<file path="design/flow/run.sh">
#!/bin/bash
# the make line also repeats each setting of config.mk as NAME=value (left out here)
make -C /OpenROAD-flow-scripts/flow DESIGN_CONFIG=/design/flow/config.mk WORK_HOME=/design/flow/orfs CLKGATE_MAP_FILE= finish
</file>
<file path="design/flow/config.mk">
export PLATFORM = sky130hd
export DESIGN_NAME = sha1_exec
export DESIGN_NICKNAME = sha1_exec
export VERILOG_FILES = /design/flow/design.v
export SDC_FILE = /design/flow/constraint.sdc
export NUM_CORES = 4
export LEC_CHECK = 0
export CAP_MARGIN = 20
export CORE_MARGIN = 2
export CORE_UTILIZATION = 57
export SLEW_MARGIN = 20
</file>
<file path="design/flow/constraint.sdc">
create_clock -name core_clock -period 4.44 [get_ports {clk}]
set_input_delay 0.8880 -clock core_clock [delete_from_list [all_inputs] [get_ports {clk}]]
set_output_delay 0.8880 -clock core_clock [all_outputs]
set_load 0.01 [all_outputs]
</file>
<file path="design/flow/design.v">
module dffhr (d, r, clk, q);
  parameter WIDTH = 1;
  input 			r;
  input 			clk;
  input 	[WIDTH-1:0] 	d;
  output 	[WIDTH-1:0] 	q;
  reg 		[WIDTH-1:0] 	q;
  always @ (posedge clk) 
    if ( r ) 
      q <= {WIDTH{1'b0}};
    else
      q <= d;
endmodule  
module sha1_round (cv_in, w, round, cv_out);
   input [159:0] cv_in;
   input [31:0]  w;
   input [6:0]   round;
   output [159:0] cv_out;
   reg [31:0]     k;
   reg [31:0]     f;
   wire [31:0]    a_shift;
   wire [31:0]    b_shift;
   wire [31:0]    add_result;
   wire [31:0]    a = cv_in[159:128];
   wire [31:0]    b = cv_in[127:96];
   wire [31:0]    c = cv_in[95:64];
   wire [31:0]    d = cv_in[63:32];
   wire [31:0]    e = cv_in[31:0];
   always @(round)
     begin
        k = 32'd0;
        if ((round >= 7'd0) && (round <= 7'd19))
          k = 32'h5A827999;
        if ((round >= 7'd20) && (round <= 7'd39))
          k = 32'h6ED9EBA1;
        if ((round >= 7'd40) && (round <= 7'd59))
          k = 32'h8F1BBCDC;
        if ((round >= 7'd60) && (round <= 7'd79))
          k = 32'hCA62C1D6;
     end  
   always @(round or b or c or d)
     begin
        f = 32'd0;
        if ((round >= 7'd0) && (round <= 7'd19))
          f = ((b & c) | (~b & d));
        if ((round >= 7'd20) && (round <= 7'd39))
          f = (b ^ c ^ d);
        if ((round >= 7'd40) && (round <= 7'd59))
          f = ((b & c) | (b & d) | (c & d));
        if ((round >= 7'd60) && (round <= 7'd79))
          f = (b ^ c ^ d);
     end  
   assign a_shift = {a[26:0], a[31:27]};
   assign b_shift = {b[1:0], b[31:2]};
   assign add_result = (a_shift + ((f + k) + (e + w)));
   assign cv_out = {add_result, a, b_shift, c, d};
endmodule  
module sha1_exec(clk, reset, start, data_in, load_in, cv, 
  use_prev_cv, busy, out_valid, cv_next);
   input clk, reset;     
   input start;
   input [31:0] data_in;
   input load_in;
   input [159:0] cv;
   input use_prev_cv;
   output        busy;
   output        out_valid;
   output [159:0] cv_next;  
   reg            busy;         
   reg            out_valid;    
   reg [6:0]      rnd_cnt_d;    
   wire [6:0]     rnd_cnt_q;    
   wire [159:0]   rnd_d;        
   wire [159:0]   rnd_q;
   wire [159:0]   sha1_round_wire;   
   wire [159:0]   cv_d;         
   wire [159:0]   cv_q;         
   wire [159:0]   cv_next_d;    
   wire [159:0]   cv_next_q;
   parameter      IDLE = 2'b00;
   parameter      CALC = 2'b01;
   parameter      VALID_OUT = 2'b10;
   parameter      VALID_OUT2 = 2'b11;
   wire [1:0]     state; 
   reg [1:0]      next_state;
   wire [511:0]   w_d;
   wire [511:0]   w_q;
   wire [511:0]   w_temp;
   wire [31:0]    w;    
   wire [31:0]    w_gen_temp = w_temp[511:480] ^ w_temp[447:416] ^ 
                  w_temp[255:224] ^ w_temp[95:64];  
   wire [31:0]    w_gen = {w_gen_temp[30:0], w_gen_temp[31]};
   assign         w_d = ((load_in == 1'b1) ? w_temp :
                  ((rnd_cnt_q < 7'd15) ? w_temp : 
                  {w_gen, w_temp[479:0]}));
   assign w_temp = (state == CALC) ? {w_q[479:0], w_q[511:480]} : 
     ((load_in == 1'b1) ? {w_q[479:0], data_in} : w_q);
   assign w = w_q[511:480];
   sha1_round sha1_round(.cv_in(rnd_q), .w(w), .round(rnd_cnt_q),
                           .cv_out(sha1_round_wire));
   assign         rnd_d = ((state == CALC) ? sha1_round_wire : 
     (use_prev_cv == 1'b1) ? cv_next_q : cv);
   assign         cv_d = ((state == CALC) ? cv_q : 
     (use_prev_cv == 1'b1) ? cv_next_q : cv);
   assign         cv_next_d = (state == VALID_OUT) ? 
                                ({cv_q[159:128] + rnd_q[159:128],
                                  cv_q[127:96] + rnd_q[127:96],
                                  cv_q[95:64] + rnd_q[95:64],
                                  cv_q[63:32] + rnd_q[63:32],
                                  cv_q[31:0] + rnd_q[31:0]}) :
                                  (cv_next_q);
   assign         cv_next = cv_next_q;
   always @(state or start or rnd_cnt_q)
     begin
        out_valid = 1'b0;       
        busy = 1'b0;
        rnd_cnt_d = 7'b0000000;
        case (state)
          IDLE : begin
             out_valid = 1'b0;
             rnd_cnt_d = 7'b0000000;
             if (start) begin
                busy = 1'b1;
                next_state = CALC;
             end
             else begin
                busy = 1'b1;
                next_state = IDLE;
             end
          end  
          CALC : begin
             busy = 1'b1;
             out_valid = 1'b0;
             if (start) begin
                next_state = IDLE;
                rnd_cnt_d = 7'd0000000;
             end
             else if (rnd_cnt_q == 7'd79) begin
                next_state = VALID_OUT;
                rnd_cnt_d = 7'd0000000;
             end
             else begin
                next_state = CALC;
                rnd_cnt_d = rnd_cnt_q + 7'd0000001;
             end
          end  
          VALID_OUT : begin
             busy = 1'b1;
             out_valid = 1'b0;       
             if (start) begin
                next_state = IDLE;
                rnd_cnt_d = 7'd0000000;
             end else begin
                next_state = VALID_OUT2;
             end
          end     
          VALID_OUT2 : begin
             busy = 1'b0;
             out_valid = 1'b1;
             if (start) begin
                next_state = CALC;
             end
             else begin
                next_state = IDLE;
             end
          end
          default : begin
             next_state = IDLE;
          end
        endcase
     end          
   dffhr #(7) rnd_cnt_reg (.d(rnd_cnt_d), .q(rnd_cnt_q),
                           .clk(clk), .r(reset));
   dffhr #(2) state_reg (.d(next_state), .q(state), 
                         .clk(clk), .r(reset)); 
   dffhr #(512) w_reg (.d(w_d), .q(w_q), .clk(clk), .r(reset));
   dffhr #(160) cv_reg (.d(cv_d), .q(cv_q), .clk(clk), .r(reset));
   dffhr #(160) rnd_reg (.d(rnd_d), .q(rnd_q), .clk(clk), .r(reset));
   dffhr #(160) cv_next_reg (.d(cv_next_d), .q(cv_next_q),
                             .clk(clk), .r(reset));   
endmodule  
</file>
==> commit_impl_results.txt, run 1 <==
Store results of the implementation flow

* Status: failed layout checks
- Violated checks: negative setup slack
- Length of the first detailed-routing pass in iterations: 28
- Synthesis area per yosys: 50940 um^2
- Timing would allow up to 0.1814 GHz.
- Total internal power: 16550 uW
* Number of distinct standard cells referenced by the synthesized netlist: 78
- Entering global routing, the biggest net connects 192 pins.
- Core Box Area: 88510 um^2
- After detailed routing, the number of vias per cell comes to 5.673.
- The timing report gives the biggest stage delay along the critical path as 0.54 ns.
- For flop-to-flop paths, the worst setup slack is -1.07 ns.
- Combinational cell fraction of total power: 0.212
- The horizontal die dimension reported for this design is 302.9 um.
* Switching share of power: 0.2911
- Yosys cell count: 6207
- Relative slew margins: 0.2751
* Most frequently used flop master after synthesis: dfxtp_1
- Non-filler instance count after layout: 7948
- The worst setup path is launched from a flop.
* Number of I/O port buffers: 358
- Looking at the hold checks, the worst path lands on w_reg.q[400].
* Overall via count from detail_route: 45090
- Per the timing report, the most critical flop-to-flop path finishes at rnd_reg.q[156].
* Residual DRC count: 0
- In this run, synthesis inferred 0 flip-flops with an integrated enable.
- For the completed layout, the total cell area is recorded as 62140 um^2.
- Area fraction in full adders, half adders and majority gates: 0.09668
- Register bit total from synthesis: 1003
- TritonCTS clock tree: built
* Seq share, synth: 0.3942
- For this block, the initial DRC count from the detailed router was 3449.
- The final weighted congestion recorded by global placement is 1.012.
* Category of the most critical setup path: reg -> reg
- Per the detail_route report, routed wire per instance is 20.78 um.
* Area added between synthesis and finish: 21.99%
- Site row count: 109
- I/O pins: 359
* Top non-seq family: AND-OR/OR-AND gates
- In this run the static leakage power is 0.02522 uW.
- The combinational power reported by the tool is 4940 uW.
- Number of buffers on the longest clock path: 3
* Clock Power: 8860 uW
- As reported, the later end of the worst-skew pair has a clock insertion delay of 0.73 ns.
- Portion of total power attributed to sequential cells: 0.409
- Post-synth ARST share: 0
* Setup slack after placement: -1.192 ns
- Following the worst setup path forward leads to its endpoint at rnd_reg.q[156].
* Total GRT Usage: 0.3515
- Number of cells on the worst reg-to-reg path: 22
- On the reported timing paths, the clock transition at the registers reads 0.06 ns.
* Average footprint of a synthesized cell: 8.206 um^2
- Crit Path Max Fanout: 7
- Post-layout worst setup margin: -1.074 ns
* Count of cell instances traversed by the critical path: 22
* TritonCTS sink count: 1003
- Of the post-synthesis cell area, the part taken by muxes is 0.05023.
- Die Height: 302.9 um
* Critical path launch point: rnd_cnt_reg.q[1]
- The number of placed instances, taps included, is 7727.
- Number of H-tree levels: 3
* Chain of cells forming the critical path: ha_4 > a21oi_4 > nand2_1 > a32o_2 > nand2b_4 > buf_6 > a221oi_1 > nor2_1 > fa_1 > fa_1 > fa_1 > ha_1 > o21a_1 > a2111oi_4 > o211a_4 > a211oi_4 > o21a_1 > o21ai_2 > a21oi_2 > buf_4 > xnor2_1 > a211oi_1
* Total congestion overflow after global routing: 0
* Dominant delay contributor by cell family on the critical path: AND-OR/OR-AND gates
- Layout net count: 7212
- At the pin with the least slew margin, the transition time is 1.085 ns.
* Leading post-synthesis cells by instance count: 1157 x nand2_1, 1003 x dfxtp_1, 966 x a21oi_1
* Library cell with the largest summed area after synthesis: dfxtp_1
- Gate Count Post-Synth: 6207
- CTS root buf: clkbuf_16
- The synthesis report lists the most area-consuming cells as dfxtp_1 39%, a21oi_1 9.5%, nand2_1 8.5%, fa_1 5.0%, ha_1 4.7%.
- Pwr per Cell Area: 375.6 nW/um^2
- Sequential cell power: 9540 uW
* Most repeated library cell on the critical path: fa_1
* TritonCTS buffer count: 102
* Total number of warnings across the stage logs: 46
- The type recorded for the worst min-delay path is reg -> reg.
* Largest voltage drop on the vdd net: 364.1 uV
- Per the synthesis report, the AND-OR/OR-AND share of the synthesized area is 0.1973.
- Max-cap viol count: 0
- Cell count of the worst hold path: 2
* Top cell type's share of synthesized area: 0.3942
* Critical path endpoint category: flop
* Total routed wirelength: 165200 um
- The count of nets left with antenna violations once routing finished came out at 0.
* Final hold violation count: 0
- Of the total power, the clock network draws 0.379.
- The number of global-route vias before repair came to 42600.
* Die Size: 91770 um^2
* Number of buffer and inverter instances along the worst setup path: 2
* Setup repair after global routing missed its margin: true
- In the floorplan report the effective utilization is 0.5755.
- Setup Skew: 0.05414 ns
* Ratio of final minimum period to clock period: 1.242
* Floorplan net count: 6722
* Top contributor to total power: registers
- Net Switching: 6793 uW
- Antenna violations before repair: 10
- Looking at hold timing, the worst path starts from w_reg.q[368].
- On the critical path the data arrives at 6.14 ns.
* Area of the mapped netlist: 50940 um^2
* Slowest library cell on the worst path: fa_1
- Most used standard cell by instance count after synthesis: nand2_1
* Global-route wire length before repair: 246700 um
* Max-slew violations: 0
- The Yosys step of the flow raised 6 warnings.
- Basic Gates by Area: 0.1477
- Counting I/O delays and the setup requirement, the final critical path takes 5.514 ns.
- In this run, the synthesized area fraction spent on xor and xnor cells is recorded as 0.05520.
* Cts hold-fix bufs: 0
- At the worst endpoint, the required time is 5.07 ns.
* Count of final setup violators: 26
- Total placed instance area: 57760 um^2
- HPWL after detailed placement: 125700 um
- Crit Reg-Reg Startpoint: rnd_cnt_reg.q[1]
## cell type report
class	count	area, um^2
sequential	1003	20100
clock inverter	36	431.7
antenna	2	5.005
multi-input combinational	4410	28650
timing repair buffer	745	6823
clock buffer	152	3043
tap	1165	1458
fill	7304	26380
inverter	435	1635
## routing by layer
metal  part of all wire  global-route usage
met1               0.40              0.4304
met2               0.47              0.5832
met3              0.066             0.06631
met4              0.061              0.1959
met5            0.00042                   0
## timing repair
action / in CTS / in global routing
endpoints found under the setup margin: 27 / 27
resized: 73 / 61
gates cloned: 1 / 0
pin swaps: 65 / 39
setup buffers: 25 / 14
## through the flow
step / util / setup TNS, ns / power (uW) / hold WS [ns]
after floorplan: - / -11.68 / 12340 / 0.4318
after global placement: 0.6525 / -17.79 / 14130 / 0.4378
after detailed placement: 0.6525 / -20.16 / 14160 / 0.4432
after CTS: 0.6978 / -17.05 / 23180 / 0.4488
after global routing: 0.7020 / -23.80 / 24220 / 0.4613
final: 0.7020 / -19.63 / 23340 / 0.4403
==> inputs of run 2 (changes only) <==
ABC_AREA = 1   (was not set)
CORE_ASPECT_RATIO = 1.37   (was not set)
CORE_UTILIZATION = 72   (was 57)
CTS_CLUSTER_SIZE = 10   (was not set)
PLACE_DENSITY = 0.38   (was not set)
SETUP_SLACK_MARGIN = 0.33   (was not set)
TNS_END_PERCENT = 15   (was not set)
clock period = 3.04 ns   (was 4.44 ns; I/O delays follow)
==> run 2 against run 1 <==
  * The flow now stops in global routing (5_1_grt)
  * Area after synthesis grew 2.7%
  * Synthesized cell count up 16%
  * Die size decreased by 18%
==> commit_impl_results.txt, run 2 <==
Refresh implementation metrics

- The post-synthesis cell type with the largest instance count is dfxtp_1 (was nand2_1).
- Number of distinct standard cells referenced by the synthesized netlist: 51 (was 78)
- The fraction of registers with async set/reset came to 0 (unchanged).
- The I/O pin count is 359 (unchanged).
* TritonCTS buffer count: 111 (was 102)
* Leading post-synthesis cells by instance count: 1003 x dfxtp_1, 976 x nand2_1, 966 x a21oi_1 (was 1157 x nand2_1, 1003 x dfxtp_1, 966 x a21oi_1)
- The cell row count was 115 (was 109).
- Total global-route track usage over all layers is 0.6736.
- The number of flip-flops and latches in the synthesized netlist is 1003 (unchanged).
* Yosys cell count: 7224 (was 6207)
* Die Wd: 234.3 um (was 302.9 um)
- CTS root buf: clkbuf_16 (unchanged)
- Number of warnings printed during yosys synthesis: 6 (unchanged)
- Top non-seq family: AND-OR/OR-AND gates (unchanged)
- Synthesis area per yosys: 52320 um^2 (was 50940 um^2)
* Top cell type's share of synthesized area: 0.3837 (was 0.3942)
* Number of enable flip-flop cells: 0 (unchanged)
- The synthesized instance count came to 7224 (was 6207).
- The register area share after synthesis is 0.3837 (was 0.3942).
- The share of synthesized cell area in and, or, nand and nor gates came to 0.1693 (was 0.1477).
* Final RePlAce weighted congestion: 1.219 (was 1.012)
- The CTS H-tree depth is 3 (unchanged).
- The post-synthesis area per instance came to 7.243 um^2 (was 8.206 um^2).
- After global routing the overflow that remains totals 6.
- Number of I/O port buffers: 358 (unchanged)
- The cell area after technology mapping was 52320 um^2 (was 50940 um^2).
* Core Box Area: 71940 um^2 (was 88510 um^2)
* Post-synth mux share: 0.005165 (was 0.05023)
* Compound Share, Synth: 0.2164 (was 0.1973)
- Area fraction in full adders, half adders and majority gates: 0.09412 (was 0.09668)
- The number of buffers added to fix hold violations after cts was 0 (unchanged).
- The die outline height came to 319.5 um (was 302.9 um).
* Fail Step: global routing (5_1_grt)
* Most frequently used flop master after synthesis: dfxtp_1 (unchanged)
- Floorplan net count: 7739 (was 6722)
- Placed Instances: 8514 (was 7727)
- Die Size: 74870 um^2 (was 91770 um^2)
- Status: aborted with a tool error (was failed layout checks)
- Tool error: [ERROR GRT-0232] Routing congestion too high. Check the congestion heatmap in the GUI.
* Effective utilization at floorplan: 0.7273 (was 0.5755)
- TritonCTS sink count: 1003 (unchanged)
* HPWL after detailed placement: 133500 um (was 125700 um)
- The number of buffers on the longest clock path was 3 (unchanged).
* Library cell with the largest summed area after synthesis: dfxtp_1 (unchanged)
- XORs/XNORs by Area: 0.03582 (was 0.05520)
* Main area contributors: dfxtp_1 38%, a21oi_1 9.2%, o21ai_0 8.9%, nand2_1 7.0%, nor2_1 6.7% (was dfxtp_1 39%, a21oi_1 9.5%, nand2_1 8.5%, fa_1 5.0%, ha_1 4.7%)
## run 2: timing repair
| action | in CTS |
|---|---|
| endpoints found under the setup margin | 38 |
| resized | 151 |
| gates cloned | 4 |
| pin swaps | 40 |
| setup buffers | 12 |
## run 2: per-stage QoR
| step | instance area (um^2) | TNS, ns | setup WS, ns | total power (uW) |
|---|---|---|---|---|
| 2_1_floorplan | 52610 | -35.84 | -1.348 | 20950 |
| 3_3_place_gp | 59140 | -44.64 | -1.710 | 24910 |
| 3_5_place_dp | 59140 | -49.30 | -1.835 | 25230 |
| 4_1_cts | 62830 | -44.26 | -1.620 | 37590 |
## run 2: layer usage
metal | GRT usage | GRT overflow
met1 | 0.6615 | 0
met4 | 0.6362 | 0
met2 | 0.8576 | 2
met3 | 0.5111 | 4
met5 | 0.3364 | 0
==> inputs of run 3 (changes only) <==
ABC_AREA = not set   (was 1)
CORE_MARGIN = 4   (was 2)
CORE_UTILIZATION = 31   (was 72)
CTS_CLUSTER_SIZE = not set   (was 10)
GPL_TIMING_DRIVEN = 0   (was not set)
PLACE_DENSITY = 0.44   (was 0.38)
SETUP_SLACK_MARGIN = not set   (was 0.33)
TNS_END_PERCENT = not set   (was 15)
clock period = 8.0 ns   (was 3.04 ns; I/O delays follow)
==> run 3 against run 2 <==
  * The run now finishes clean
  * Synthesized cell count is 14% lower
  * Die size up 130%
  * Area after synthesis down 2.7%
==> commit_impl_results.txt, run 3 <==
Store results of the implementation flow

* Status: finished clean (was aborted with a tool error)
- Leading post-synthesis cells by instance count: 1157 x nand2_1, 1003 x dfxtp_1, 966 x a21oi_1 (was 1003 x dfxtp_1, 976 x nand2_1, 966 x a21oi_1).
* Area of the mapped netlist: 50940 um^2 (was 52320 um^2)
- Total GRT Usage: 0.2670
* Most frequently used flop master after synthesis: dfxtp_1 (unchanged)
- Number of warnings printed during yosys synthesis: 6 (unchanged)
- The launch point of the critical path was reported as rnd_cnt_reg.q[0].
- For this run, global-route usage on met1 was measured as 0.3039.
- Cell count of the worst hold path: 2
- The worst hold path belongs to the class reg -> reg.
- The number of global-route vias before repair came to 45290.
- In this run, the number of DRC markers left after iteration 0 of detailed routing was 2729.
- TritonRoute reported its final design rule violation total as 0.
* I/O pins: 359 (unchanged)
* Net Switching: 3968 uW
* Core Box Area: 162800 um^2 (was 71940 um^2)
- In the final report, the number of endpoints failing setup comes to 0.
- Leakage power figure: 0.02376 uW
- Top cell type's share of synthesized area: 0.3942 (was 0.3837)
- Of all nets on the critical path, the largest fanout is 10.
* Synthesis area per yosys: 50940 um^2 (was 52320 um^2)
* Grt peak-use layer: met2
- The number of library cell types mapped by synthesis is 78 (was 51).
- Max-slew violations: 0
- Entering global routing, the biggest net connects 15 pins.
* Total routed wirelength: 234800 um
- Area fraction in full adders, half adders and majority gates: 0.09668 (was 0.09412)
- Post-synth ARST share: 0 (unchanged)
* Number of H-tree levels: 3 (unchanged)
- Setup Skew: 0.04216 ns
- Top non-seq family: AND-OR/OR-AND gates (unchanged)
* Non-filler instance count after layout: 8958
- The number of buffers added on ports is 356 (was 358).
- Die Height: 482.5 um (was 319.5 um)
- Most used standard cell by instance count after synthesis: nand2_1 (was dfxtp_1)
- Number of cells on the worst reg-to-reg path: 26
- The final timing summary puts the cycle share of the worst path at 0.9558.
- At the pin with the least slew margin, the transition time is 1.209 ns.
- The XOR/XNOR share of the synthesized area came to 0.05520 (was 0.03582).
- The OpenROAD report gives the critical path a required time of 8.60 ns.
* Basic Gates by Area: 0.1477 (was 0.1693)
- The cell row count is 173 (was 115).
- The analysis reports a worst IR drop on VDD of 179.9 uV.
- The library cell occupying the most area in the post-synthesis netlist is dfxtp_1 (unchanged).
- Fraction of met2 tracks used by global routing: 0.4902
- Hold Path End: w_reg.q[341]
- CP max stage delay: 0.82 ns
- Global-route wire length before repair: 328300 um
- STA classifies the critical path endpoint as a flop.
- Flip-flop and latch area: 20080 um^2
- Logic power comb: 2320 uW
- Number of enable flip-flop cells: 0 (unchanged)
- The number of buffers created by CTS came to 110 (was 111).
* Layout net count: 7196
- The worst-case max-slew headroom was logged as 0.1940.
* Setup repair after global routing missed its margin: false
- Total number of warnings across the stage logs: 29
- The number of sinks handled by clock tree synthesis was 1003 (unchanged).
- Combinational cell fraction of total power: 0.177
- Per the skew report, the later register of the worst-skew pair sees a clock latency of 0.76 ns.
* Post-synth mux share: 0.05023 (was 0.005165)
- At the end of the flow the core is filled with cells to 0.3758.
- Across all register-to-register paths, the minimum setup slack is 0.35 ns.
* Die Wd: 354.3 um (was 234.3 um)
- Dominant delay contributor by cell family on the critical path: AND-OR/OR-AND gates
- Antenna violations before repair: 10
* Slowest library cell on the worst path: buf_1
* Startpoint of the worst hold path: w_reg.q[309]
* Total area of multi-input combinational cells: 27870 um^2
- Counting both buffers and inverters, the worst setup path holds a total of 5.
* Part of the total power dissipated in the clock network: 0.415
- The layout has 17260 filler cells.
- The cell chosen for the clock root is clkbuf_16 (unchanged).
* Overall power of the completed layout: 13100 uW
- Dividing the detail-routed wire length by the instance count gives 26.21 um.
- Length of the first detailed-routing pass in iterations: 5
* Cts hold-fix bufs: 0 (unchanged)
* Destination of the critical timing path: rnd_reg.q[159]
- Portion of total power attributed to sequential cells: 0.407
- The post-synthesis share of cell area spent on and-or and or-and gates came to 0.1973 (was 0.2164).
* Main area contributors: dfxtp_1 39%, a21oi_1 9.5%, nand2_1 8.5%, fa_1 5.0%, ha_1 4.7% (was dfxtp_1 38%, a21oi_1 9.2%, o21ai_0 8.9%, nand2_1 7.0%, nor2_1 6.7%)
- The sequential power reported by the tool is 5340 uW.
* Effective utilization at floorplan: 0.3129 (was 0.7273)
- The final weighted congestion in routability-driven placement was 0.9702 (was 1.219).
- met3 track demand over resource after global routing is 0.02869.
- The routed layout has 45090 vias.
- The script computed the net switching share of total power as 0.3028.
- Placed Instances: 8756 (was 8514)
* Clock slew at the register clock pins of the worst setup and hold paths: 0.06 ns
* Period minus WS final: 7.646 ns
* Floorplan net count: 6722 (was 7739)
- Total internal power: 9137 uW
* Clock Power: 5440 uW
- Seq share, synth: 0.3942 (was 0.3837)
* TritonCTS clock tree: built
* Most repeated library cell on the critical path: inv_1
* Count of cell instances traversed by the critical path: 26
- The post-synthesis area per instance is 8.206 um^2 (was 7.243 um^2).
- The startpoint identified for the worst register-to-register timing path is rnd_cnt_reg.q[0].
* Final hold violation count: 0
- In the setup report, the worst path falls into the class reg -> reg.
- After detailed routing, the number of vias per cell comes to 5.033.
- Static timing analysis puts the maximum clock frequency at 0.1308 GHz.
* Total congestion overflow after global routing: 0
- Top contributor to total power: clock
- The number of buffers on the longest clock path came to 3 (unchanged).
- The run reported a max-capacitance violation count of 0.
* Die Size: 170900 um^2 (was 74870 um^2)
* HPWL after detailed placement: 194800 um (was 133500 um)
- Pwr per Cell Area: 214.2 nW/um^2
- The cell count in the Yosys report came to 6207 (was 7224).
- Setup crit start kind: flop
- Routed Antenna Nets: 0
- Reg-to-Reg End: rnd_reg.q[159]
- Area added between synthesis and finish: 20.10%
* Gate Count Post-Synth: 6207 (was 7224)
* Register bit total from synthesis: 1003 (unchanged)
- Total setup buffers inserted after CTS: 0 (was 12)
- Critical path arrival: 8.25 ns
- Final total negative setup slack: 0 ns
-- run 3: cell type report --
| type | instances | area share |
|---|---|---|
| antenna | 5 | 0.0002045 |
| multi-input combinational | 4409 | 0.4556 |
| clock inverter | 34 | 0.007956 |
| clock buffer | 163 | 0.05350 |
| inverter | 435 | 0.02669 |
| sequential | 1003 | 0.3282 |
| timing repair buffer | 362 | 0.06025 |
| buffer | 360 | 0.02285 |
| tap | 2187 | 0.04473 |
-- run 3: per-stage QoR --
step	instance area [um^2]	setup WS (ns)	hold WS, ns
after floorplan	50940	2.088	0.4318
after global placement	57240	-0.7329	0.4393
after detailed placement	57390	-0.3584	0.4441
after CTS	61160	0.03886	0.4337
after global routing	61170	0.05653	0.4646
final	61180	0.3539	0.4337
-- run 3: repair_timing --
item	in CTS	in global routing
gates cloned	0	0
resized	3	8
endpoints found under the setup margin	8	5
pin swaps	0	0
-- run 3: metal layers --
layer  vias up  wire length, um  share of wire
li1      21840                -              -
met1     21600            92910           0.40
met2      1273           117800           0.50
met3       373            10010          0.043
met4         2            14070          0.060
met5         -               13       0.000055
==> inputs of run 4 (changes only) <==
ABC_AREA = 1   (was not set)
CAP_MARGIN = 0   (was 20)
CORE_ASPECT_RATIO = not set   (was 1.37)
CORE_MARGIN = 2   (was 4)
CORE_UTILIZATION = 72   (was 31)
GPL_TIMING_DRIVEN = not set   (was 0)
MAX_ROUTING_LAYER = met4   (was not set)
PLACE_DENSITY = 0.66   (was 0.44)
clock period = 4.34 ns   (was 8.0 ns; I/O delays follow)
==> run 4 against run 3 <==
  * The flow now stops in global routing (5_1_grt)
  * Area after synthesis increased by 2.7%
  * Synthesized cell count increased by 16%
  * Die size decreased by 56%
==> commit_impl_results.txt, run 4 <==
Refresh implementation metrics

- Basic Gates by Area: 0.1693 (was 0.1477)
* CTS root buf: clkbuf_16 (unchanged)
* Post-synth mux share: 0.005165 (was 0.05023)
- Die Size: 74840 um^2 (was 170900 um^2)
- Main area contributors: dfxtp_1 38%, a21oi_1 9.2%, o21ai_0 8.9%, nand2_1 7.0%, nor2_1 6.7% (was dfxtp_1 39%, a21oi_1 9.5%, nand2_1 8.5%, fa_1 5.0%, ha_1 4.7%).
- The post-synthesis area per instance was 7.243 um^2 (was 8.206 um^2).
- The core area is 71730 um^2 (was 162800 um^2).
* Number of I/O port buffers: 358 (was 356)
- The fraction of post-synthesis cell area in the top cell type by area came to 0.3837 (was 0.3942).
- The number of buffers created by CTS came to 99 (was 110).
- TritonCTS sink count: 1003 (unchanged)
* Most used standard cell by instance count after synthesis: dfxtp_1 (was nand2_1)
- The number of buffers added to fix hold violations after cts is 0 (unchanged).
* Top non-seq family: AND-OR/OR-AND gates (unchanged)
- I/O pins: 359 (unchanged)
* Seq share, synth: 0.3837 (was 0.3942)
* HPWL after detailed placement: 126400 um (was 194800 um)
- Number of enable flip-flop cells: 0 (unchanged)
* Number of buffers on the longest clock path: 3 (unchanged)
- Synthesis area per yosys: 52320 um^2 (was 50940 um^2)
- Leading post-synthesis cells by instance count: 1003 x dfxtp_1, 976 x nand2_1, 966 x a21oi_1 (was 1157 x nand2_1, 1003 x dfxtp_1, 966 x a21oi_1)
* Final RePlAce weighted congestion: 1.153 (was 0.9702)
* Gate Count Post-Synth: 7224 (was 6207)
- Site row count: 98 (was 173)
- The cell count in the Yosys report is 7224 (was 6207).
- The fraction of the mapped netlist area in adder cells is 0.09412 (was 0.09668).
- The count of yosys warnings during synthesis came to 6 (unchanged).
* Status: aborted with a tool error (was finished clean)
* Die Height: 273.6 um (was 482.5 um)
- Floorplan net count: 7739 (was 6722)
* Effective utilization at floorplan: 0.7294 (was 0.3129)
- Number of H-tree levels: 3 (unchanged)
- The post-synthesis share of cell area spent on and-or and or-and gates came to 0.2164 (was 0.1973).
- The most common flop cell mapped by yosys was dfxtp_1 (unchanged).
- Register bit total from synthesis: 1003 (unchanged)
- The library cell occupying the most area in the post-synthesis netlist was dfxtp_1 (unchanged).
- Die Wd: 273.6 um (was 354.3 um)
- The number of library cell types mapped by synthesis is 51 (was 78).
* XORs/XNORs by Area: 0.03582 (was 0.05520)
* Area of the mapped netlist: 52320 um^2 (was 50940 um^2)
- Setup slack after placement: -0.5113 ns (was -0.3584 ns)
- The first error in the log reads "[ERROR GRT-0229] Vertical edge usage exceeds the maximum allowed. (19, 26) usage=65535 limit=2200".
* Fail Step: global routing (5_1_grt)
- The fraction of registers with async set/reset is 0 (unchanged).
-- run 4: timing repair --
item                                   in CTS
setup endpoints to repair                  30
pin swaps                                  62
endpoints found under the hold margin       0
cloned                                      5
gates resized                             198
setup buffers                              31
-- run 4: through the flow --
| step | setup TNS (ns) | total power [uW] | std cells | instance area, um^2 |
|---|---|---|---|---|
| 2_1_floorplan | -0.1981 | 14750 | 7224 | 52680 |
| 4_1_cts | -5.840 | 27180 | 8639 | 62740 |
| 3_3_place_gp | -5.674 | 17260 | 8422 | 58210 |
| 3_5_place_dp | -9.906 | 17490 | 8422 | 58210 |
==> inputs of run 5 (changes only) <==
ABC_AREA = not set   (was 1)
CAP_MARGIN = 30   (was 0)
CELL_PAD_IN_SITES_GLOBAL_PLACEMENT = 0   (was not set)
CORE_ASPECT_RATIO = 1.34   (was not set)
CTS_CLUSTER_SIZE = 36   (was not set)
GPL_ROUTABILITY_DRIVEN = 1   (was not set)
PLACE_DENSITY = 0.65   (was 0.66)
SETUP_SLACK_MARGIN = -0.91   (was not set)
clock period = 16.4 ns   (was 4.34 ns; I/O delays follow)
==> run 5 against run 4 <==
  * Now clean on timing, DRC and antenna
  * Area after synthesis down 2.7%
  * Synthesized cell count down 14%
  * Die size down 2.6%
==> commit_impl_results.txt, run 5 <==
Store results of the implementation flow

- Count of cell instances traversed by the critical path: 25
* Final Cell Area: 57750 um^2
* Ratio of final minimum period to clock period: 0.4213
* Total GRT Usage: 0.3926
* Slew at the pin closest to its max-slew limit: 1.170 ns
- Total routed wirelength: 142400 um
- Nets still carrying antenna violations after routing amount to 0.
- Overall power of the completed layout: 5740 uW
- Of the total power, registers draw 0.451.
- Area fraction in full adders, half adders and majority gates: 0.09668 (was 0.09412)
- The power report attributes to the clock group a share of 0.377.
- Reg-to-Reg End: rnd_reg.q[158]
- The number of buffers added to fix hold violations after cts was 0 (unchanged).
- The number of buffers on the longest clock path is 3 (unchanged).
- After the last flow step, the layout net total stands at 6852.
- Critical path arrival: 7.48 ns
* Dominant delay contributor by cell family on the critical path: AND-OR/OR-AND gates
- Register-to-Register Setup Slack: 9.49 ns
- Across the VDD grid, the largest voltage drop is 105.1 uV.
* TritonCTS buffer count: 93 (was 99)
- Number of enable flip-flop cells: 0 (unchanged)
* Total congestion overflow after global routing: 0
- The first global-routing pass estimated 220300 um of wire.
- Crit Reg-Reg Startpoint: rnd_cnt_reg.q[0]
* Slowest library cell on the worst path: a2111oi_0
* Number of distinct standard cells referenced by the synthesized netlist: 78 (was 51)
* Startpoint of the worst hold path: w_reg.q[31]
* Required time reported for the critical path endpoint: 16.97 ns
* Pwr per Cell Area: 99.38 nW/um^2
- The post-synthesis area per instance is 8.206 um^2 (was 7.243 um^2).
- Most used standard cell by instance count after synthesis: nand2_1 (was dfxtp_1)
* Relative slew margins: 0.2201
* Residual DRC count: 0
- Max-slew violations: 0
- Of all nets on the critical path, the largest fanout is 31.
- Total number of warnings across the stage logs: 43
* Setup Skew: 0.03565 ns
- HPWL after detailed placement: 100000 um (was 126400 um)
- Number of gates given a new drive strength after cts: 0 (was 198)
- Basic Gates by Area: 0.1477 (was 0.1693)
- The register area share after synthesis was 0.3942 (was 0.3837).
* Post-route core utilization: 0.8276
- The iteration count recorded for the first detailed-route pass is 6.
- The die outline height was 311.9 um (was 273.6 um).
- TritonCTS built the clock tree.
* Net Switching: 1630 uW
* Setup repair after global routing missed its margin: false
- The XOR/XNOR share of the synthesized area is 0.05520 (was 0.03582).
- Post-synth ARST share: 0 (unchanged)
- Hold Path End: w_reg.q[63]
* Clock slew at the register clock pins of the worst setup and hold paths: 0.06 ns
- Placed Instances: 7151 (was 8422)
- The worst setup path is captured at a flop.
- Die Wd: 233.8 um (was 273.6 um)
- Number of H-tree levels: 3 (unchanged)
* Overall via count from detail_route: 44170
- The library cell occupying the most area in the post-synthesis netlist is dfxtp_1 (unchanged).
- The combinational power reported by the tool is 988 uW.
* Total internal power: 4110 uW
- The net count entering floorplan was 6722 (was 7739).
* Top cell type's share of synthesized area: 0.3942 (was 0.3837)
* Routed vias/inst: 6.027
- Sequential power for this build is 2590 uW.
* Number of I/O port buffers: 358 (unchanged)
- Switching share of power: 0.2840
- The post-synthesis share of cell area spent on and-or and or-and gates was 0.1973 (was 0.2164).
- Per the run report, area growth between synthesis and finish was 13.38%.
- Main area contributors: dfxtp_1 39%, a21oi_1 9.5%, nand2_1 8.5%, fa_1 5.0%, ha_1 4.7% (was dfxtp_1 38%, a21oi_1 9.2%, o21ai_0 8.9%, nand2_1 7.0%, nor2_1 6.7%)
* Grt peak-use layer: met2
- The cell area after technology mapping came to 50940 um^2 (was 52320 um^2).
* Leakage power figure: 0.02303 uW
- Most frequently used flop master after synthesis: dfxtp_1 (unchanged)
* Vias in the first global route: 42180
- The last timing report of the flow puts the setup violation total at 0.
- The instance area after placement came to 54660 um^2 (was 58210 um^2).
* Antenna violations before repair: 8
- The cell count in the Yosys report came to 6207 (was 7224).
* Met1 layer usage reported by global route: 0.4630
- Of the total power, combinational logic draws 0.172.
* Top non-seq family: AND-OR/OR-AND gates (unchanged)
- Gate Count Post-Synth: 6207 (was 7224)
- The I/O pin count came to 359 (unchanged).
- Category of the most critical setup path: reg -> reg
- TritonCTS sink count: 1003 (unchanged)
- Excluding fillers, the count of instances in the completed layout stands at 7328.
* Register bit total from synthesis: 1003 (unchanged)
* CP max stage delay: 0.64 ns
- The final weighted congestion in routability-driven placement came to 1.017 (was 1.153).
- Effective utilization at floorplan: 0.7299 (was 0.7294)
* Status: finished clean (was aborted with a tool error)
- Synthesis area per yosys: 50940 um^2 (was 52320 um^2)
- The final layout reports a setup TNS of 0 ns.
- CTS root buf: clkbuf_16 (unchanged)
- First DRT Iteration DRCs: 4013
- The skew report gives the latency at the later pin of the worst-skew pair as 0.69 ns.
- Leading post-synthesis cells by instance count: 1157 x nand2_1, 1003 x dfxtp_1, 966 x a21oi_1 (was 1003 x dfxtp_1, 976 x nand2_1, 966 x a21oi_1).
* Fraction of met2 tracks used by global routing: 0.6261
* Cell count of the worst hold path: 2
- After layout, the minimum clock period comes to 6.909 ns.
- Total setup buffers inserted after CTS: 0 (was 31)
- After detailed routing, the average wire length per cell comes to 19.43 um.
* Destination of the critical timing path: rnd_reg.q[158]
* Global Route met3 Usage: 0.06250
* Number of cells on the worst reg-to-reg path: 25
- Pin count of the biggest net entering global routing: 259
* Max frequency: 0.1447 GHz
- Critical path launch point: rnd_cnt_reg.q[0]
- The worst hold path belongs to the class reg -> reg.
* Number of warnings printed during yosys synthesis: 6 (unchanged)
* Core Box Area: 69790 um^2 (was 71730 um^2)
- The mux contribution to synthesized area was 0.05023 (was 0.005165).
* Final hold violation count: 0
- Die Size: 72910 um^2 (was 74840 um^2)
- In the power breakdown, the biggest contributor is registers.
- Per the run summary, max-cap violations total 0.
* Clock Power: 2160 uW
* Number of buffer and inverter instances along the worst setup path: 4
- STA classifies the critical path startpoint as a flop.
- The cell row count is 112 (was 98).
run 5: through the flow:
stage | hold slack [ns] | setup slack [ns]
3_5_place_dp | 0.4432 | 9.565
6_report | 0.4437 | 9.491
2_1_floorplan | 0.4318 | 10.49
5_1_grt | 0.4601 | 9.069
4_1_cts | 0.4429 | 9.547
3_3_place_gp | 0.4375 | 9.777
run 5: layout make-up:
| type | count | area, um^2 |
|---|---|---|
| well taps | 912 | 1141 |
| repair buffers | 395 | 3993 |
| flip-flops and latches | 1003 | 20090 |
| clock inverters | 28 | 362.8 |
| fillers | 4445 | 12030 |
| inverters | 435 | 1633 |
| multi-input cells | 4409 | 27890 |
| clock buffers | 138 | 2626 |
| diodes | 8 | 20.02 |
run 5: metal layers:
layer,up-vias,part of all wire
met2,1663,0.47
met3,471,0.074
li1,21130,-
met4,0,0.067
met5,-,0
met1,20910,0.39
==> inputs of run 6 (changes only) <==
CELL_PAD_IN_SITES_DETAIL_PLACEMENT = 1   (was not set)
CELL_PAD_IN_SITES_GLOBAL_PLACEMENT = 1   (was 0)
CORE_UTILIZATION = 37   (was 72)
GPL_ROUTABILITY_DRIVEN = 0   (was 1)
GPL_TIMING_DRIVEN = 0   (was not set)
MAX_ROUTING_LAYER = met5   (was met4)
PLACE_DENSITY = not set   (was 0.65)
PLACE_DENSITY_LB_ADDON = 0.19   (was not set)
clock period = 11.0 ns   (was 16.4 ns; I/O delays follow)
==> run 6 against run 5 <==
  * Still clean on timing, DRC and antenna
  * Cell count rose by 18%
  * Hold slack improved by 0.0078 ns
  * Die size rose by 93%
  * Global-route usage fell by 8.4 points
  * Critical path type unchanged
  * Critical endpoint is now rnd_reg.q[159]
  * Largest cell class unchanged
  * Largest power group is now clock
==> commit_impl_results.txt, run 6 <==
Store results of the implementation flow

- Status: finished clean (unchanged)
- The cell at the slowest stage of the critical path is clkbuf_1 (was a2111oi_0).
- The largest power group was clock (was registers).
- TritonCTS buffer count: 106 (was 93)
- The aggregate negative setup slack is 0 ns (unchanged).
- The time the worst path needs with I/O delays and setup was 8.313 ns (was 6.909 ns).
* Worst min-delay path category: reg -> reg (unchanged)
- HPWL after detailed placement: 182900 um (was 100000 um)
- Die Wd: 324.5 um (was 233.8 um)
- Critical path launch point: rnd_cnt_reg.q[0] (unchanged)
- Dominant delay contributor by cell family on the critical path: AND-OR/OR-AND gates (unchanged)
* Logic power comb: 1680 uW (was 988 uW)
- Area fraction in full adders, half adders and majority gates: 0.09668 (unchanged)
* Category of the most critical setup path: reg -> reg (unchanged)
- The iteration tally of the first detailed-router pass is 6 (unchanged).
* Destination of the critical timing path: rnd_reg.q[159] (was rnd_reg.q[158])
* Yosys cell count: 6207 (unchanged)
- Synthesis area per yosys: 50940 um^2 (unchanged)
- Required time reported for the critical path endpoint: 11.60 ns (was 16.97 ns)
- Post-synth mux share: 0.05023 (unchanged)
* Clock insertion delay at the later pin of the skew report: 0.75 ns (was 0.69 ns)
* Max frequency: 0.1203 GHz (was 0.1447 GHz)
- Sequential cell power: 3860 uW (was 2590 uW)
- Ratio of final minimum period to clock period: 0.7557 (was 0.4213)
- The cell chosen for the clock root was clkbuf_16 (unchanged).
- The total number of cells along the worst setup path is 26 (was 25).
- Number of fill cells in the layout: 16530 (was 4445)
* Cell count of the worst hold path: 2 (unchanged)
- The power density over cell area came to 155.1 nW/um^2 (was 99.38 nW/um^2).
- The cell row count is 157 (was 112).
- Core Box Area: 136700 um^2 (was 69790 um^2)
* Number of buffers on the longest clock path: 3 (unchanged)
- Number of I/O port buffers: 356 (was 358)
- The sequential power share was 0.408 (was 0.451).
- Basic Gates by Area: 0.1477 (unchanged)
- The number of nets in the layout came to 7221 (was 6852).
- The XOR/XNOR share of the synthesized area was 0.05520 (unchanged).
* Top non-seq family: AND-OR/OR-AND gates (unchanged)
* Count of final setup violators: 0 (unchanged)
- The number of global-route vias before repair came to 48750 (was 42180).
* I/O pins: 359 (unchanged)
- First DRT Iteration DRCs: 2164 (was 4013)
- The library cell occupying the most area in the post-synthesis netlist is dfxtp_1 (unchanged).
* Effective utilization at floorplan: 0.3726 (was 0.7299)
- The largest net degree at the start of global routing was 15 (was 259).
- The number of buffers added to fix hold violations after cts came to 0 (unchanged).
- Overall power of the completed layout: 9458 uW (was 5740 uW)
- Routed vias/inst: 5.370 (was 6.027)
- The final number of hold-violating endpoints is 0 (unchanged).
- Slew at the pin closest to its max-slew limit: 1.132 ns (was 1.170 ns)
* Max-slew violations: 0 (unchanged)
- Total congestion overflow after global routing: 0 (unchanged)
- The maximum fanout along the worst path was 10 (was 31).
* Number of gates given a new drive strength after cts: 0 (unchanged)
- Setup repair after global routing missed its margin: false (unchanged)
* Switching share of power: 0.2979 (was 0.2840)
- Routed Antenna Nets: 0 (unchanged)
* Critical path arrival: 8.91 ns (was 7.48 ns)
- Crit Reg-Reg Startpoint: rnd_cnt_reg.q[0] (unchanged)
- The worst-case vdd ir drop was 113.2 uV (was 105.1 uV).
- Number of distinct standard cells referenced by the synthesized netlist: 78 (unchanged)
- The post-synth tally of flip-flops with integrated enable is 0 (unchanged).
- Startpoint of the worst hold path: w_reg.q[350] (was w_reg.q[31])
* Global-route wire length before repair: 319800 um (was 220300 um)
* Number of H-tree levels: 3 (unchanged)
- The number of OpenROAD warnings came to 28 (was 43).
* Leakage power figure: 0.02389 uW (was 0.02303 uW)
- The fraction of registers with async set/reset is 0 (unchanged).
- Total internal power: 6640 uW (was 4110 uW)
- Total setup buffers inserted after CTS: 0 (unchanged)
* Top cell type's share of synthesized area: 0.3942 (unchanged)
* Compound Share, Synth: 0.1973 (unchanged)
- Clock Power: 3920 uW (was 2160 uW)
- The net count entering floorplan was 6722 (unchanged).
- The cell area after technology mapping is 50940 um^2 (unchanged).
- The number of sinks handled by clock tree synthesis was 1003 (unchanged).
- The routed via count was 46280 (was 44170).
- Number of warnings printed during yosys synthesis: 6 (unchanged)
* Setup Skew: 0.02883 ns (was 0.03565 ns)
- The post-synthesis to final-layout area growth was 19.72% (was 13.38%).
* TritonCTS clock tree: built (unchanged)
* Main area contributors: dfxtp_1 39%, a21oi_1 9.5%, nand2_1 8.5%, fa_1 5.0%, ha_1 4.7% (unchanged)
- Wire length per cell after detailed routing: 25.76 um (was 19.43 um)
* Gate Count Post-Synth: 6207 (unchanged)
- The depth of the worst register-to-register path is 26 (was 25).
* Hold Path End: w_reg.q[382] (was w_reg.q[63])
- Max-cap viol count: 0 (unchanged)
* Most frequently used flop master after synthesis: dfxtp_1 (unchanged)
* Average footprint of a synthesized cell: 8.206 um^2 (unchanged)
* Residual DRC count: 0 (unchanged)
- The chip area came to 140700 um^2 (was 72910 um^2).
- The net switching power of the design is 2817 uW (was 1630 uW).
* Most repeated library cell on the critical path: fa_1
* Reg-to-Reg End: rnd_reg.q[159] (was rnd_reg.q[158])
* Clock slew at the register clock pins of the worst setup and hold paths: 0.07 ns (was 0.06 ns)
- The total length of routed wires was 222000 um (was 142400 um).
- Part of the total power dissipated in the clock network: 0.415 (was 0.377)
- Register-to-Register Setup Slack: 2.69 ns (was 9.49 ns)
- Leading post-synthesis cells by instance count: 1157 x nand2_1, 1003 x dfxtp_1, 966 x a21oi_1 (unchanged).
* Critical path endpoint category: flop (unchanged)
- The post-synthesis cell type with the largest instance count was nand2_1 (unchanged).
* Register bit total from synthesis: 1003 (unchanged)
* Die Height: 433.5 um (was 311.9 um)
- Seq share, synth: 0.3942 (unchanged)
* Relative slew margins: 0.2407 (was 0.2201)
- Antenna violations before repair: 11 (was 8)
- The sort of element at the start of the critical path is a flop (unchanged).
* Total GRT Usage: 0.3090 (was 0.3926)
- Combinational cell fraction of total power: 0.177 (was 0.172)
* Number of buffer and inverter instances along the worst setup path: 4 (unchanged)
- The peak per-stage delay on the critical path came to 0.74 ns (was 0.64 ns).
run 6: cell type report:
class | instances | area, um^2 | share of cell area
clock buffers | 152 | 3117 | 0.05111
repair buffers | 391 | 4008 | 0.06572
multi-input cells | 4409 | 27880 | 0.4571
plain buffers | 360 | 1384 | 0.02269
inverters | 435 | 1633 | 0.02678
diodes | 3 | 7.507 | 0.0001231
flip-flops and latches | 1003 | 20080 | 0.3293
clock inverters | 38 | 590.6 | 0.009684
well taps | 1828 | 2287 | 0.03751
run 6: metrics by stage:
stage               instances  instance area (um^2)  utilization  hold slack, ns  worst slack (ns)
global route             8617                 60980       0.4460          0.4675             2.565
detailed placement       8422                 57220       0.4185          0.4455             2.818
finish                   8619                 60980       0.4460          0.4516             2.687
floorplan                6207                 50940            -          0.4318             5.088
CTS                      8612                 60930       0.4456          0.4467             2.743
global placement         8391                 56790       0.4153          0.4380             2.841
run 6: routing by layer:
metal,routed length (um),share of wire,global-route usage
met5,60,0.00027,0
met4,17750,0.080,0.2201
met3,10130,0.046,0.04732
met2,114100,0.51,0.5779
met1,80050,0.36,0.3122
==> inputs of run 7 (changes only) <==
ABC_AREA = 0   (was not set)
CAP_MARGIN = 5   (was 30)
CELL_PAD_IN_SITES_DETAIL_PLACEMENT = not set   (was 1)
CELL_PAD_IN_SITES_GLOBAL_PLACEMENT = 3   (was 1)
CORE_ASPECT_RATIO = 1.67   (was 1.34)
CORE_MARGIN = 4   (was 2)
CORE_UTILIZATION = 31   (was 37)
CTS_CLUSTER_DIAMETER = 229   (was not set)
CTS_CLUSTER_SIZE = not set   (was 36)
GPL_ROUTABILITY_DRIVEN = not set   (was 0)
HOLD_SLACK_MARGIN = -0.09   (was not set)
MAX_ROUTING_LAYER = met4   (was met5)
PLACE_DENSITY = 0.94   (was not set)
PLACE_DENSITY_LB_ADDON = not set   (was 0.19)
SETUP_SLACK_MARGIN = not set   (was -0.91)
SLEW_MARGIN = 5   (was 20)
clock period = 9.92 ns   (was 11.0 ns; I/O delays follow)
==> run 7 against run 6 <==
  * Total power increased by 9.4%
  * Highest routed layer is now met4
  * Fmax fell by 4.2%
  * Register-to-register slack worse by 1.4 ns
  * Largest cell class unchanged
  * Hold slack got worse by 0.0094 ns
  * Setup slack lost 1.4 ns
  * Global-route usage down 3.5 points
  * Flip-flop count did not move
==> commit_impl_results.txt, run 7 <==
Store results of the implementation flow

- Dominant delay contributor by cell family on the critical path: adder cells (was AND-OR/OR-AND gates)
- The sequential power share is 0.418 (was 0.408).
- The cell chosen for the clock root was clkbuf_16 (unchanged).
- The share of synthesized cell area in and, or, nand and nor gates came to 0.1477 (unchanged).
* Destination of the critical timing path: rnd_reg.q[149] (was rnd_reg.q[159])
- Gate Count Post-Synth: 6207 (unchanged)
- The XOR/XNOR share of the synthesized area came to 0.05520 (unchanged).
- The number of buffers created by CTS is 103 (was 106).
- The peak per-stage delay on the critical path came to 0.74 ns (about the same).
- Placed Instances: 8699 (was 8422)
* Count of cell instances traversed by the critical path: 24 (was 26)
* Yosys cell count: 6207 (unchanged)
- Register-to-Register Setup Slack: 1.24 ns (was 2.69 ns)
* Clock Power: 4040 uW (was 3920 uW)
* Max-cap viol count: 0 (unchanged)
- The worst slew margin relative to its limit was 0.08042 (was 0.2407).
- The number of flip-flops and latches in the synthesized netlist is 1003 (unchanged).
- The fraction of the mapped netlist area in adder cells was 0.09668 (unchanged).
* Number of cells on the worst reg-to-reg path: 24 (was 26)
- Length of the first detailed-routing pass in iterations: 8 (was 6)
* Number of fill cells in the layout: 17160 (was 16530)
* Area of the mapped netlist: 50940 um^2 (unchanged)
- The total of endpoints with negative setup slack in the final report is 0 (unchanged).
- Number of distinct standard cells referenced by the synthesized netlist: 78 (unchanged)
- Max frequency: 0.1152 GHz (was 0.1203 GHz)
- Overall power of the completed layout: 10340 uW (was 9458 uW)
* Die Wd: 321.7 um (was 324.5 um)
- Total routed wirelength: 234400 um (was 222000 um)
- Routed Antenna Nets: 0 (unchanged)
* Number of gates given a new drive strength after cts: 0 (unchanged)
* Critical path arrival: 9.34 ns (was 8.91 ns)
- Post-synth mux share: 0.05023 (unchanged)
- Combinational cell fraction of total power: 0.191 (was 0.177)
- The clock skew is 0.03885 ns (was 0.02883 ns).
* Library cell with the largest summed area after synthesis: dfxtp_1 (unchanged)
- Die Height: 531.8 um (was 433.5 um)
* Post-synth ARST share: 0 (unchanged)
- Post-layout worst setup margin: 1.241 ns (was 2.687 ns)
- The number of nets in the layout was 7185 (was 7221).
- The beginning of the worst hold path is w_reg.q[5] (was w_reg.q[350]).
- Setup slack after placement: 1.447 ns (was 2.818 ns)
- Clock slew at the register clock pins of the worst setup and hold paths: 0.06 ns (was 0.07 ns)
- Leading post-synthesis cells by instance count: 1157 x nand2_1, 1003 x dfxtp_1, 966 x a21oi_1 (unchanged)
- The number of violations reported at the end of detailed-routing iteration 0 is 2696 (was 2164).
- The chip area is 171100 um^2 (was 140700 um^2).
* Total GRT Usage: 0.2744 (was 0.3090)
* Core Box Area: 163600 um^2 (was 136700 um^2)
* Slew at the pin closest to its max-slew limit: 1.379 ns (was 1.132 ns)
- The worst flop-to-flop path startpoint was rnd_cnt_reg.q[3] (was rnd_cnt_reg.q[0]).
- The number of OpenROAD warnings is 29 (was 28).
* Category of the most critical setup path: reg -> reg (unchanged)
- The global-route wire length before repair is 327800 um (was 319800 um).
* Area added between synthesis and finish: 19.09% (was 19.72%)
* Floorplan net count: 6722 (unchanged)
- The clock tree from TritonCTS is built (unchanged).
* Worst min-delay path category: reg -> reg (unchanged)
- The cell at the slowest stage of the critical path is clkbuf_1 (unchanged).
- Number of I/O port buffers: 356 (unchanged)
- The number of antenna violations at the first check in global routing was 8 (was 11).
- Net Switching: 3282 uW (was 2817 uW)
- The number of global-route vias before repair is 46090 (was 48750).
* Effective utilization at floorplan: 0.3114 (was 0.3726)
- Switching share of power: 0.3173 (was 0.2979)
* Cell count of the worst hold path: 2 (unchanged)
- Routed vias/inst: 5.062 (was 5.370)
- Most frequently used flop master after synthesis: dfxtp_1 (unchanged)
- The count of pins over their slew limit is 0 (unchanged).
- Status: finished clean (unchanged).
- The sort of element at the start of the critical path was a flop (unchanged).
* Logic power comb: 1980 uW (was 1680 uW)
* Residual DRC count: 0 (unchanged)
- Top contributor to total power: registers (was clock)
- Clock insertion delay at the later pin of the skew report: 0.75 ns (about the same)
- Required time reported for the critical path endpoint: 10.58 ns (was 11.60 ns)
- Reg-to-Reg End: rnd_reg.q[149] (was rnd_reg.q[159])
- Pin count of the biggest net entering global routing: 16 (was 15)
- The I/O pin count came to 359 (unchanged).
- The number of buffers added to fix hold violations after cts is 0 (unchanged).
- The design internal power came to 7060 uW (was 6640 uW).
* Leakage power figure: 0.02349 uW (was 0.02389 uW)
- The dominant kind of combinational cell was AND-OR/OR-AND gates (unchanged).
* Number of enable flip-flop cells: 0 (unchanged)
* Synthesis area per yosys: 50940 um^2 (unchanged)
- Seq share, synth: 0.3942 (unchanged)
- The sort of element at the end of the critical path is a flop (unchanged).
- Average footprint of a synthesized cell: 8.206 um^2 (unchanged)
* Part of the total power dissipated in the clock network: 0.391 (was 0.415)
- The aggregate negative setup slack is 0 ns (unchanged).
- Main area contributors: dfxtp_1 39%, a21oi_1 9.5%, nand2_1 8.5%, fa_1 5.0%, ha_1 4.7% (unchanged)
* Overall via count from detail_route: 45020 (was 46280)
- The report lists the cells along the critical path as clkbuf_1 > and2_1 > nand2_1 > nand3b_1 > clkbuf_1 > clkbuf_1 > o21ai_0 > fa_1 > fa_1 > fa_1 > inv_1 > ha_1 > inv_1 > fa_1 > nor2b_1 > o2111ai_1 > a21boi_0 > o21ai_0 > o21ai_0 > nand3_1 > o21ai_0 > xor2_1 > nor2b_1 > nor3_1.
* TritonCTS sink count: 1003 (unchanged)
* Hold Path End: w_reg.q[37] (was w_reg.q[382])
* Critical path launch point: rnd_cnt_reg.q[3] (was rnd_cnt_reg.q[0])
- The worst-case vdd ir drop was 156.3 uV (was 113.2 uV).
- The number of buffers on the longest clock path came to 3 (unchanged).
* Setup repair after global routing missed its margin: false (unchanged)
- The combined buffer and inverter count along the critical path was 5 (was 4).
* Total setup buffers inserted after CTS: 0 (unchanged)
* Compound Share, Synth: 0.1973 (unchanged)
* Non-filler instance count after layout: 8894 (was 8619)
- The count of yosys warnings during synthesis came to 6 (unchanged).
* Ratio of final minimum period to clock period: 0.8749 (was 0.7557)
* Site row count: 192 (was 157)
- Pwr per Cell Area: 170.5 nW/um^2 (was 155.1 nW/um^2)
- The maximum fanout along the worst path is 10 (unchanged).
* Number of H-tree levels: 3 (unchanged)
- Total congestion overflow after global routing: 0 (unchanged)
- The final number of hold-violating endpoints was 0 (unchanged).
- Most used standard cell by instance count after synthesis: nand2_1 (unchanged)
- The fraction of post-synthesis cell area in the top cell type by area is 0.3942 (unchanged).
- The detailed-placement wirelength estimate was 195700 um (was 182900 um).
- RePlAce ended its routability-driven mode at a weighted congestion of 0.9888.
* Period minus WS final: 8.679 ns (was 8.313 ns)
* Wire length per cell after detailed routing: 26.36 um (was 25.76 um)
- Sequential cell power: 4320 uW (was 3860 uW)
## run 7: metal layers
metal / track usage / up-vias / share of wire
met5: - / - / 0
met4: 0.2022 / 0 / 0.088
met3: 0.02996 / 481 / 0.042
met2: 0.4988 / 1261 / 0.52
met1: 0.2679 / 21480 / 0.35
li1: - / 21800 / -
## run 7: through the flow
step / area [um^2] / util / hold slack [ns]
2_1_floorplan: 50940 / - / 0.4318
3_3_place_gp: 57170 / 0.3495 / 0.4377
3_5_place_dp: 57230 / 0.3498 / 0.4434
4_1_cts: 60640 / 0.3707 / 0.4445
5_1_grt: 60650 / 0.3707 / 0.4628
6_report: 60660 / 0.3708 / 0.4421
## run 7: final cells by class
type                       instances  area (um^2)  share of cell area
antenna                            9        22.52           0.0003713
buffer                           360         1371             0.02261
clock buffer                     150         3025             0.04987
clock inverter                    36        385.4            0.006353
inverter                         435         1633             0.02692
multi-input combinational       4409        27870              0.4594
sequential                      1003        20080              0.3310
tap                             2134         2670             0.04402
timing repair buffer             358         3606             0.05944
==> inputs of run 8 (changes only) <==
ABC_AREA = not set   (was 0)
CAP_MARGIN = 30   (was 5)
CELL_PAD_IN_SITES_GLOBAL_PLACEMENT = 0   (was 3)
CORE_ASPECT_RATIO = 1.34   (was 1.67)
CORE_MARGIN = 2   (was 4)
CORE_UTILIZATION = 65   (was 31)
CTS_CLUSTER_DIAMETER = not set   (was 229)
CTS_CLUSTER_SIZE = 36   (was not set)
GPL_ROUTABILITY_DRIVEN = 1   (was not set)
GPL_TIMING_DRIVEN = not set   (was 0)
HOLD_SLACK_MARGIN = not set   (was -0.09)
PLACE_DENSITY = 0.62   (was 0.94)
SETUP_SLACK_MARGIN = -0.91   (was not set)
SLEW_MARGIN = 20   (was 5)
clock period = 16.5 ns   (was 9.92 ns; I/O delays follow)
==> run 8 against run 7 <==
  * Sequential power fell by 41%
  * Fmax rose by 24%
  * Utilization rose by 38 points
  * Routed wire length fell by 40%
  * First-iteration DRC count rose by 9.9%
  * Combinational power fell by 51%
  * Non-clock buffer count fell by 323
  * Sequential share of layout area rose by 1.4 points
  * Area after synthesis did not move
  * Clock skew fell by 0.021 ns
==> commit_impl_results.txt, run 8 <==
Store results of the implementation flow

* Status: finished clean (unchanged)
- Number of buffer and inverter instances along the worst setup path: 4 (was 5)
* Setup slack after placement: 9.160 ns (was 1.447 ns)
* Core Box Area: 77510 um^2 (was 163600 um^2)
- I/O pins: 359 (unchanged)
- Top non-seq family: AND-OR/OR-AND gates (unchanged)
* Seq share, synth: 0.3942 (unchanged)
* Synthesis area per yosys: 50940 um^2 (unchanged)
* TritonCTS sink count: 1003 (unchanged)
- Clock insertion delay at the later pin of the skew report: 0.66 ns (was 0.75 ns)
* Total area of multi-input combinational cells: 27890 um^2 (was 27870 um^2)
* Pin count of the biggest net entering global routing: 235 (was 16)
- Area of the mapped netlist: 50940 um^2 (unchanged)
* Die Height: 328.1 um (was 531.8 um)
* Portion of total power attributed to sequential cells: 0.435 (was 0.418)
* Ratio of final minimum period to clock period: 0.4231 (was 0.8749)
- The path type of the worst setup path was reg -> reg (unchanged).
- The sort of element at the end of the critical path was a flop (unchanged).
- The count of yosys warnings during synthesis was 6 (unchanged).
- Final RePlAce weighted congestion: 0.9832 (was 0.9888)
- Cell count of the worst hold path: 2 (unchanged)
* Most frequently used flop master after synthesis: dfxtp_1 (unchanged)
- The remaining antenna violation count was 0 (unchanged).
- Number of buffers on the longest clock path: 3 (unchanged)
- The static leakage power is 0.02323 uW (was 0.02349 uW).
- The synthesized instance count is 6207 (unchanged).
- The final design utilization was 0.7517 (was 0.3708).
* Max-cap viol count: 0 (unchanged)
- The via-per-instance ratio came to 5.786 (was 5.062).
- Area fraction in full adders, half adders and majority gates: 0.09668 (unchanged)
- Die Size: 80640 um^2 (was 171100 um^2)
- Leading post-synthesis cells by instance count: 1157 x nand2_1, 1003 x dfxtp_1, 966 x a21oi_1 (unchanged)
- The total of endpoints with negative setup slack in the final report came to 0 (unchanged).
* Yosys cell count: 6207 (unchanged)
- Register-to-Register Setup Slack: 9.52 ns (was 1.24 ns)
- Flip-flop and latch area: 20090 um^2 (was 20080 um^2)
- Residual DRC count: 0 (unchanged)
* Cts hold-fix bufs: 0 (unchanged)
* Hold Path End: w_reg.q[374] (was w_reg.q[37])
* Top cell type's share of synthesized area: 0.3942 (unchanged)
* Largest voltage drop on the vdd net: 95.25 uV (was 156.3 uV)
- Part of the total power dissipated in the clock network: 0.401 (was 0.391)
* Compound Share, Synth: 0.1973 (unchanged)
- Slew at the pin closest to its max-slew limit: 1.042 ns (was 1.379 ns)
* Total congestion overflow after global routing: 0 (unchanged)
* Antenna violations before repair: 8 (unchanged)
* Relative slew margins: 0.3051 (was 0.08042)
- Total GRT Usage: 0.3539 (was 0.2744)
- Site row count: 118 (was 192)
- CP max stage delay: 0.54 ns (was 0.74 ns)
* Area added between synthesis and finish: 14.39% (was 19.09%)
- The post-synthesis area per instance was 8.206 um^2 (unchanged).
- The net switching fraction of the power came to 0.2752 (was 0.3173).
- The net switching power of the design is 1627 uW (was 3282 uW).
* Number of H-tree levels: 3 (unchanged)
- TritonCTS clock tree: built (unchanged)
* TritonCTS buffer count: 96 (was 103)
* Sequential cell power: 2570 uW (was 4320 uW)
* Startpoint of the worst hold path: w_reg.q[374] (was w_reg.q[5])
- The largest power group was registers (unchanged).
- Layout net count: 6855 (was 7185)
- Total number of warnings across the stage logs: 44 (was 29)
- The XOR/XNOR share of the synthesized area is 0.05520 (unchanged).
* Crit Reg-Reg Startpoint: rnd_cnt_reg.q[0] (was rnd_cnt_reg.q[3])
- CTS root buf: clkbuf_16 (unchanged)
- The total number of cells along the worst setup path was 25 (was 24).
* Register bit total from synthesis: 1003 (unchanged)
- The clock skew is 0.01771 ns (was 0.03885 ns).
- Length of the first detailed-routing pass in iterations: 5 (was 8)
- Most used standard cell by instance count after synthesis: nand2_1 (unchanged)
- The sort of element at the start of the critical path is a flop (unchanged).
* Total setup buffers inserted after CTS: 0 (unchanged)
- The power density over cell area is 101.5 nW/um^2 (was 170.5 nW/um^2).
* Dominant delay contributor by cell family on the critical path: AND-OR/OR-AND gates (was adder cells)
- The maximum fanout along the worst path was 28 (was 10).
* Max frequency: 0.1433 GHz (was 0.1152 GHz)
- Main area contributors: dfxtp_1 39%, a21oi_1 9.5%, nand2_1 8.5%, fa_1 5.0%, ha_1 4.7% (unchanged)
- The count of pins over their slew limit was 0 (unchanged).
* Setup repair after global routing missed its margin: false (unchanged)
- The number of library cell types mapped by synthesis was 78 (unchanged).
- The library cell occupying the most area in the post-synthesis netlist is dfxtp_1 (unchanged).
* Post-layout worst setup margin: 9.519 ns (was 1.241 ns)
- The final number of hold-violating endpoints is 0 (unchanged).
- The end of the worst register-to-register path is rnd_reg.q[158] (was rnd_reg.q[149]).
* Clock Power: 2370 uW (was 4040 uW)
- Critical path launch point: rnd_cnt_reg.q[0] (was rnd_cnt_reg.q[3])
* Vias in the first global route: 40970 (was 46090)
- First DRT Iteration DRCs: 2963 (was 2696)
- Worst min-delay path category: reg -> reg (unchanged)
- Logic power comb: 968 uW (was 1980 uW)
- The total length of routed wires was 141500 um (was 234400 um).
* Combinational cell fraction of total power: 0.164 (was 0.191)
- The number of buffers added on ports was 358 (was 356).
* Basic Gates by Area: 0.1477 (unchanged)
- The tally of filler cells in the layout was 6025 (was 17160).
- The routed via count came to 43060 (was 45020).
- Period minus WS final: 6.981 ns (was 8.679 ns)
* Number of enable flip-flop cells: 0 (unchanged)
* Total internal power: 4286 uW (was 7060 uW)
- The average routed wire per standard cell is 19.02 um (was 26.36 um).
- Number of cells on the worst reg-to-reg path: 25 (was 24)
- The mux contribution to synthesized area was 0.05023 (unchanged).
- Required time reported for the critical path endpoint: 17.06 ns (was 10.58 ns)
- Global-route wire length before repair: 220200 um (was 327800 um)
- The initial standard-cell utilization of the core came to 0.6571 (was 0.3114).
- The floorplan die width came to 245.8 um (was 321.7 um).
- Number of gates given a new drive strength after cts: 0 (unchanged)
- HPWL after detailed placement: 99960 um (was 195700 um)
- Critical path arrival: 7.54 ns (was 9.34 ns)
- The fraction of registers with async set/reset is 0 (unchanged).
- Floorplan net count: 6722 (unchanged)
- Destination of the critical timing path: rnd_reg.q[158] (was rnd_reg.q[149])
- The aggregate negative setup slack came to 0 ns (unchanged).
- The cell at the slowest stage of the critical path is fa_1 (was clkbuf_1).
- The clock-pin slew on the worst setup and hold paths was 0.07 ns (was 0.06 ns).
[run 8: area by class of cell]
cell class,count,area share
Multi-Input combinational cell,4409,0.4787
Sequential cell,1003,0.3447
Timing Repair Buffer,395,0.06788
Clock buffer,129,0.04703
Inverter,435,0.02802
Tap cell,1020,0.02190
Clock inverter,45,0.01147
Antenna cell,6,0.0002577
[run 8: through the flow]
step | area, um^2 | hold slack, ns | total power (uW) | std cells
floorplan | 50940 | 0.4318 | 3294 | 6207
global placement | 54790 | 0.4376 | 3554 | 7260
detailed placement | 54820 | 0.4434 | 3568 | 7261
CTS | 58220 | 0.4514 | 5925 | 7435
global route | 58270 | 0.4625 | 6149 | 7442
finish | 58270 | 0.4504 | 5913 | 7442
[run 8: metal layers]
metal,share of wire,GRT usage,routed length (um),vias up
met1,0.42,0.4346,58740,20360
li1,-,-,-,21110
met2,0.47,0.5710,66880,1254
met3,0.058,0.04502,8170,337
met4,0.055,0.1834,7724,0
met5,0,-,0,-
Power is estimated from default activity; no workload was simulated.
